== run 1 ==
==> flow/design.v (excerpt) <==
module cpu_8bit (
    input wire clk,
    input wire reset,
    input wire [7:0] data_in,
    output wire [7:0] data_out,
    output wire [7:0] address,
    output wire mem_write
);
make LEC_CHECK=0 ABC_AREA=1 CAP_MARGIN=10 CELL_PAD_IN_SITES_DETAIL_PLACEMENT=2 CELL_PAD_IN_SITES_GLOBAL_PLACEMENT=1 CORE_ASPECT_RATIO=0.67 CORE_MARGIN=4 CORE_UTILIZATION=70 CTS_CLUSTER_DIAMETER=396 CTS_CLUSTER_SIZE=73 GPL_TIMING_DRIVEN=0 MAX_ROUTING_LAYER=met4 MIN_ROUTING_LAYER=met2 SETUP_SLACK_MARGIN=-0.36 SLEW_MARGIN=25 finish   # period 4.0 ns
run.sh (not shown) runs the stock make flow with config.mk's settings and CLKGATE_MAP_FILE=.
Run 1 did not finish; the tool stopped in 3_1_place_gp_skip_io with error GPL-0301.
### run 1 -> run 2
- removing ABC_AREA (formerly 1)
- changing SETUP_SLACK_MARGIN from -0.36 to 1.11
- changing CAP_MARGIN from 10 to 30
- removing CTS_CLUSTER_SIZE (formerly 73)
- changing CORE_ASPECT_RATIO from 0.67 to 0.97
- removing MIN_ROUTING_LAYER (formerly met2)
- changing CTS_CLUSTER_DIAMETER from 396 to 256
- changing CELL_PAD_IN_SITES_GLOBAL_PLACEMENT from 1 to 3
- changing CORE_MARGIN from 4 to 10
- setting TNS_END_PERCENT to 100 for the first time
- setting GPL_ROUTABILITY_DRIVEN to 1 for the first time
- changing CORE_UTILIZATION from 70 to 68
- changing SLEW_MARGIN from 25 to 5
Findings:
The flow ended early for run 2: it failed with a tool error in 3_1_place_gp_skip_io. Compared with run 1, in run 2 area fraction in and, or, nand and nor cells now smaller, number of placement rows higher, synthesized cell count dropped 98, average size of a mapped cell has increased.
What run 3 does differently from run 2 at the input level:
- a change of CORE_MARGIN from 10 to 2
- a change of CELL_PAD_IN_SITES_DETAIL_PLACEMENT from 2 to 1
- a deleted CELL_PAD_IN_SITES_GLOBAL_PLACEMENT that had been 3
- a change of GPL_ROUTABILITY_DRIVEN from 1 to 0
- a change of CTS_CLUSTER_DIAMETER from 256 to 104
- a change of TNS_END_PERCENT from 100 to 90
- a change of CORE_ASPECT_RATIO from 0.97 to 1.62
==> comparison <==
What ended run 3 was a tool error in 3_5_place_dp; the run never finished.
As far as simple logic cell fraction of the synthesized area is concerned, run 2 and run 3 perform about the same.
~same fraction of the mapped netlist area in adder cells in run 3 and run 2
Run 3 against run 2: area of the placeable core went up 43 µm²; proportion of synthesized area in mux cells held; complex-gate fraction of the synthesized area held.
Diff run 2 -> run 3: chip height has increased; number of cell rows climbed 7; die area down 34%; total standard cell area after synthesis about even.
Inputs modified between run 3 and run 4:
- changing SLEW_MARGIN from 5 to 20
- setting CTS_CLUSTER_SIZE to 73 for the first time
- removing MAX_ROUTING_LAYER (formerly met4)
- removing SETUP_SLACK_MARGIN (formerly 1.11)
- changing CORE_UTILIZATION from 68 to 63
- changing CORE_ASPECT_RATIO from 1.62 to 1.55
- removing CELL_PAD_IN_SITES_DETAIL_PLACEMENT (formerly 1)
- setting ABC_AREA to 1 for the first time
- removing GPL_ROUTABILITY_DRIVEN (formerly 0)
- removing CTS_CLUSTER_DIAMETER (formerly 104)
- changing CAP_MARGIN from 30 to 10
- removing TNS_END_PERCENT (formerly 90)
--- outcome ---
Simple-gate portion of the synthesized area up 14 points in run 4 wrt run 3. In run 4 relative to run 3, post-synthesis cell type count had gone down by more than a quarter. Looking at summed instance area of the synthesized netlist across run 3 and run 4, the one that comes out higher is run 3. When the final numbers for run 3 and run 4 were put side by side, the count of mapped cells out of synthesis turned out to be greater in run 4. Diff run 3 -> run 4: die area increased by about 4.4% relative to the old numbers; post-synthesis share of cell area spent on full adders, half adders and majority gates now sits higher; core utilization at floorplan decreased 5.0 points. Relative to run 3, area reported by Yosys stat has gone down in run 4. Run 4 was carried through to the last stage, and its layout satisfied the timing, DRC and antenna checks.
The following lists how run 5 was set up differently from run 4:
- CORE_ASPECT_RATIO changed from 1.55 to 0.5
- ABC_AREA removed (was 1)
- CAP_MARGIN changed from 10 to 20
- CTS_CLUSTER_SIZE changed from 73 to 100
- CORE_UTILIZATION changed from 63 to 31
- CTS_CLUSTER_DIAMETER newly set to 216
- GPL_TIMING_DRIVEN removed (was 0)
- TNS_END_PERCENT newly set to 15
### Flow results
Re maximum clock insertion buffer count: no difference whatsoever between run 4 and run 5. In the tables for run 5 and run 4, yosys-reported design area after synthesis reads higher with run 5. Taking run 4 as the reference, in run 5 HPWL after detailed placement lower, cell area higher. Est. power | run 5 vs run 4 | run 5 higher. Run 5 finished all stages; the layout is clean. Ratio of routed vias to standard cells in run 5 is 0.32 below run 4. Run 4 has a lower die size than run 5. Fmax: run 5 lower than run 4. On combinational gate power, run 5 and run 4 are neck and neck.

== try-nickel ==
Starting RTL as in the previous note.
## cpu_8bit
module cpu_8bit (
    input wire clk,
    input wire reset,
    input wire [7:0] data_in,
    output wire [7:0] data_out,
    output wire [7:0] address,
    output wire mem_write
);
    wire [7:0] instruction;
    wire [3:0] opcode;
    wire [3:0] operand;
    wire [7:0] alu_result;
    wire zero_flag;
    wire carry_flag;
    wire pc_inc;
    wire pc_load;
    wire ir_load;
    wire acc_load;
    wire mar_load;
    wire mdr_load;
    wire addr_sel;
    control_unit ctrl (
        .clk(clk),
        .reset(reset),
        .opcode(opcode),
        .zero_flag(zero_flag),
        .carry_flag(carry_flag),
        .pc_inc(pc_inc),
        .pc_load(pc_load),
        .ir_load(ir_load),
        .acc_load(acc_load),
        .mar_load(mar_load),
        .mdr_load(mdr_load),
        .addr_sel(addr_sel),
        .mem_write(mem_write)
    );
    datapath dp (
        .clk(clk),
        .reset(reset),
        .data_in(data_in),
        .pc_inc(pc_inc),
        .pc_load(pc_load),
        .ir_load(ir_load),
        .acc_load(acc_load),
        .mar_load(mar_load),
        .mdr_load(mdr_load),
        .addr_sel(addr_sel),
        .instruction(instruction),
        .opcode(opcode),
        .operand(operand),
        .alu_result(alu_result),
        .zero_flag(zero_flag),
        .carry_flag(carry_flag),
        .data_out(data_out),
        .address(address)
    );
endmodule
export LEC_CHECK = 0
export CAP_MARGIN = 20
export CORE_MARGIN = 2
export CORE_UTILIZATION = 72
export GPL_ROUTABILITY_DRIVEN = 0
export PLACE_DENSITY_LB_ADDON = 0.0
export SLEW_MARGIN = 20
create_clock -name core_clock -period 3.33 [get_ports {clk}]
try-nickel closes out successfully: all stages finished, all timing, DRC and antenna checks passed.
## Diff of input files: try-onyx against try-nickel
Settings: PLACE_DENSITY_LB_ADDON no longer set, was 0.0; CORE_UTILIZATION now 28, was 72; GPL_ROUTABILITY_DRIVEN no longer set, was 0; the clock period (ns, I/O delays scaled along) now 5.85, was 3.33.
--- outcome ---
- HPWL after detailed placement: try-nickel and try-onyx compared, higher one is try-onyx
- Delta(final worst-path setup slack, try-onyx - try-nickel) > 0
- Delta (try-onyx minus try-nickel): final area increased about 0.9%; slew of the pin with the lowest slew margin up 0.32 ns; die size went up 150%.
--- input diff try-onyx..try-fjord ---
Settings: an added SETUP_SLACK_MARGIN of -0.18; an added ABC_AREA of 1; a change of CORE_UTILIZATION from 28 to 69; a change of the clock period (ns, I/O delays scaled along) from 5.85 to 2.26.
Notes after the runs:
From the logs: try-fjord reached the end of the flow and failed the layout checks with negative setup slack. Looking at sum of routed wire length over all layers across try-onyx and try-fjord, the one that comes out lower is try-onyx. try-onyx has a lower met2 wirelength from detailed routing than try-fjord. try-fjord vs try-onyx: worst reg-to-reg setup slack down. Worst max-slew margin expressed relative to the limit in try-fjord is 34 points above try-onyx. From try-onyx to try-fjord the numbers moved as follows: biggest cell delay along the critical path went down by 0.16 ns, non-clock buffer count went up by 33, setup slack went down by 2.40 ns. When try-fjord is set beside try-onyx, its critical path depth turns out to be 5 larger.
[inputs] try-quartz vs try-fjord
Settings: swapping 69 for 62 in CORE_UTILIZATION; putting TNS_END_PERCENT at 15 where nothing was set; clearing SETUP_SLACK_MARGIN, which used to be -0.18; swapping 2.26 for 3.33 in the clock period (ns, I/O delays scaled along).
--- outcome ---
- Every stage of the flow completed for try-quartz, and the final layout passed the timing, DRC and antenna checks.
- Final worst-path cycle share was lower in the run labelled try-quartz.
- Comparing try-fjord and try-quartz, the higher routed wire length is on try-fjord.
- Summary: with try-fjord as the reference, die area in try-quartz moved up by more than 10%.
- Looking at count of clock-buffer cells in the layout, try-quartz sits 1 lower than try-fjord does.
- Total area of multi-input combinational cells down 100 um^2 in try-quartz wrt try-fjord
- Setup slack was lower in try-fjord than in try-quartz.
- Against try-fjord, try-quartz reports a post-cts gate resize count that is lower.
- Compare try-fjord and try-quartz | critical path depth lower: try-quartz
- When try-quartz is set beside try-fjord, its data required time at the worst endpoint turns out to be 0.22 ns larger.
- Looking at timing startpoint of the critical path, the ctrl.current_state[0] result is from try-quartz; the data_in[4] one comes from try-fjord.
- Sort try-fjord and try-quartz by cell area after layout, descending, and try-fjord comes first.

Setup of run Z:
The RTL this note starts from:
==> flow/design.v <==
module control_unit (
    input wire clk,
    input wire reset,
    input wire [3:0] opcode,
    input wire zero_flag,
    input wire carry_flag,
    output reg pc_inc,
    output reg pc_load,
    output reg ir_load,
    output reg acc_load,
    output reg mar_load,
    output reg mdr_load,
    output reg addr_sel,
    output reg mem_write
);
    localparam [2:0] 
        FETCH     = 3'b000,
        DECODE    = 3'b001,
        EXECUTE   = 3'b010,
        MEM_READ  = 3'b011,
        MEM_WRITE = 3'b100;
    reg [2:0] current_state, next_state;
    always @(posedge clk or posedge reset) begin
        if (reset)
            current_state <= FETCH;
        else
            current_state <= next_state;
    end
    always @(*) begin
        next_state = current_state;  
        case (current_state)
            FETCH: next_state = DECODE;
            DECODE: next_state = EXECUTE;
            EXECUTE: begin
                case (opcode)
                    4'b0001, 4'b0010, 4'b0011: next_state = MEM_READ;  
                    4'b0100: next_state = MEM_READ;   
                    4'b0101: next_state = MEM_WRITE;  
                    4'b1001: next_state = FETCH;      
                    4'b1010: next_state = FETCH;      
                    4'b1011: next_state = FETCH;      
                    default: next_state = FETCH;
                endcase
            end
            MEM_READ: next_state = FETCH;
            MEM_WRITE: next_state = FETCH;
            default: next_state = FETCH;
        endcase
    end
always @(*) begin
    pc_inc = 1'b0;
    pc_load = 1'b0;
    ir_load = 1'b0;
    acc_load = 1'b0;
    mar_load = 1'b0;
    mdr_load = 1'b0;
    addr_sel = 1'b0;
    mem_write = 1'b0;
    case (current_state)
        FETCH: begin
            pc_inc = 1'b1;
            ir_load = 1'b1;
        end
        DECODE: begin
            mar_load = 1'b1;
        end
        EXECUTE: begin
            case (opcode)
                4'b0101: begin   
                    mdr_load = 1'b1;
                end
                4'b0110: begin   
                    acc_load = 1'b1;
                end
                4'b0111: begin   
                    acc_load = 1'b1;
                end
                4'b1000: begin   
                    acc_load = 1'b1;
                end
                4'b1001: begin   
                    pc_load = 1'b1;
                end
                4'b1010: begin   
                    pc_load = zero_flag;
                end
                4'b1011: begin   
                    pc_load = carry_flag;
                end
                default: begin   
                end
            endcase
        end
        MEM_READ: begin   
            addr_sel = 1'b1;
            acc_load = 1'b1;
        end
        MEM_WRITE: begin
            addr_sel = 1'b1;
            mem_write = 1'b1;
        end
    endcase
end
endmodule
module datapath (
    input wire clk,
    input wire reset,
    input wire [7:0] data_in,
    input wire pc_inc,
    input wire pc_load,
    input wire ir_load,
    input wire acc_load,
    input wire mar_load,
    input wire mdr_load,
    input wire addr_sel,
    output reg [7:0] instruction,
    output reg [3:0] opcode,
    output reg [3:0] operand,
    output reg [7:0] alu_result,
    output reg zero_flag,
    output reg carry_flag,
    output reg [7:0] data_out,
    output reg [7:0] address
);
    reg [7:0] pc;         
    reg [7:0] acc;        
    reg [7:0] mar;        
    reg [7:0] mdr;        
    reg       carry;      
    reg [8:0] alu_temp;   
    always @(posedge clk or posedge reset) begin
        if (reset)
            instruction <= 8'b0;
        else if (ir_load)
            instruction <= data_in;
    end
    always @(*) begin
        opcode = instruction[7:4];
        operand = instruction[3:0];
    end
    always @(posedge clk or posedge reset) begin
        if (reset)
            pc <= 8'b0;
        else if (pc_load)
            pc <= {4'b0, operand};   
        else if (pc_inc)
            pc <= pc + 1;            
    end
    always @(posedge clk or posedge reset) begin
        if (reset) begin
            acc <= 8'b0;
            carry <= 1'b0;
        end else if (acc_load) begin
            acc <= alu_result;
            carry <= alu_temp[8];
        end
    end
    always @(posedge clk or posedge reset) begin
        if (reset)
            mar <= 8'b0;
        else if (mar_load)
            mar <= {4'b0, operand};  
    end
    always @(posedge clk or posedge reset) begin
        if (reset)
            mdr <= 8'b0;
        else if (mdr_load)
            mdr <= acc;  
    end
    always @(*) begin
        alu_temp = 9'b0;
        case (opcode)
            4'b0001: alu_temp = {1'b0, acc} + {1'b0, data_in};  
            4'b0010: alu_temp = {1'b0, acc} - {1'b0, data_in};  
            4'b0011: alu_temp = acc & data_in;                  
            4'b0100: alu_temp = data_in;                        
            4'b0110: alu_temp = ~{1'b0, acc};                   
            4'b0111: alu_temp = {acc, 1'b0};                    
            4'b1000: alu_temp = {1'b0, acc[7:1]};               
            default: alu_temp = {1'b0, acc};
        endcase
        alu_result = alu_temp[7:0];
        carry_flag = carry;
        zero_flag = (acc == 8'b0);
    end
    always @(*) begin
        data_out = mdr;
        address = (addr_sel) ? mar : pc;
    end
endmodule
module cpu_8bit (
    input wire clk,
    input wire reset,
    input wire [7:0] data_in,
    output wire [7:0] data_out,
    output wire [7:0] address,
    output wire mem_write
);
    wire [7:0] instruction;
    wire [3:0] opcode;
    wire [3:0] operand;
    wire [7:0] alu_result;
    wire zero_flag;
    wire carry_flag;
    wire pc_inc;
    wire pc_load;
    wire ir_load;
    wire acc_load;
    wire mar_load;
    wire mdr_load;
    wire addr_sel;
    control_unit ctrl (
        .clk(clk),
        .reset(reset),
        .opcode(opcode),
        .zero_flag(zero_flag),
        .carry_flag(carry_flag),
        .pc_inc(pc_inc),
        .pc_load(pc_load),
        .ir_load(ir_load),
        .acc_load(acc_load),
        .mar_load(mar_load),
        .mdr_load(mdr_load),
        .addr_sel(addr_sel),
        .mem_write(mem_write)
    );
    datapath dp (
        .clk(clk),
        .reset(reset),
        .data_in(data_in),
        .pc_inc(pc_inc),
        .pc_load(pc_load),
        .ir_load(ir_load),
        .acc_load(acc_load),
        .mar_load(mar_load),
        .mdr_load(mdr_load),
        .addr_sel(addr_sel),
        .instruction(instruction),
        .opcode(opcode),
        .operand(operand),
        .alu_result(alu_result),
        .zero_flag(zero_flag),
        .carry_flag(carry_flag),
        .data_out(data_out),
        .address(address)
    );
endmodule
Settings: LEC_CHECK=0, ABC_AREA=1, CAP_MARGIN=15, CORE_ASPECT_RATIO=0.5, CORE_MARGIN=2, CORE_UTILIZATION=72, CTS_CLUSTER_DIAMETER=393, CTS_CLUSTER_SIZE=96, SLEW_MARGIN=20, TNS_END_PERCENT=10; clock period 2.07 ns.
Run Z did not finish; a tool error ended it in clock tree synthesis.
What run B does differently from run Z at the input level:
Settings: a deleted CTS_CLUSTER_SIZE that had been 96; a deleted CTS_CLUSTER_DIAMETER that had been 393; a deleted CORE_ASPECT_RATIO that had been 0.5; a deleted TNS_END_PERCENT that had been 10; an added PLACE_DENSITY of 0.65; a change of CAP_MARGIN from 15 to 0; a change of the clock period (ns, I/O delays scaled along) from 2.07 to 2.71.
==> results <==
Nothing crashed in run B and all stages finished; the problem is that the final layout failed, the offending checks being negative setup slack. In the floorplan summary, run B is listed with a die area less than that of run Z. Compared run B vs run Z, and instance count after placement with tap cells included is down in run B. Run Z -> run B: combined area of all synthesized cells flat. In terms of per-instance average area after synthesis, run Z and run B differ only marginally. Delta(die span in y, run B - run Z) > 0. Area of the core, run Z and run B: smaller value in run Z. The higher starting density of the core came out of run Z.
Power figures rest on the tool's default switching activity, not on a simulated workload.
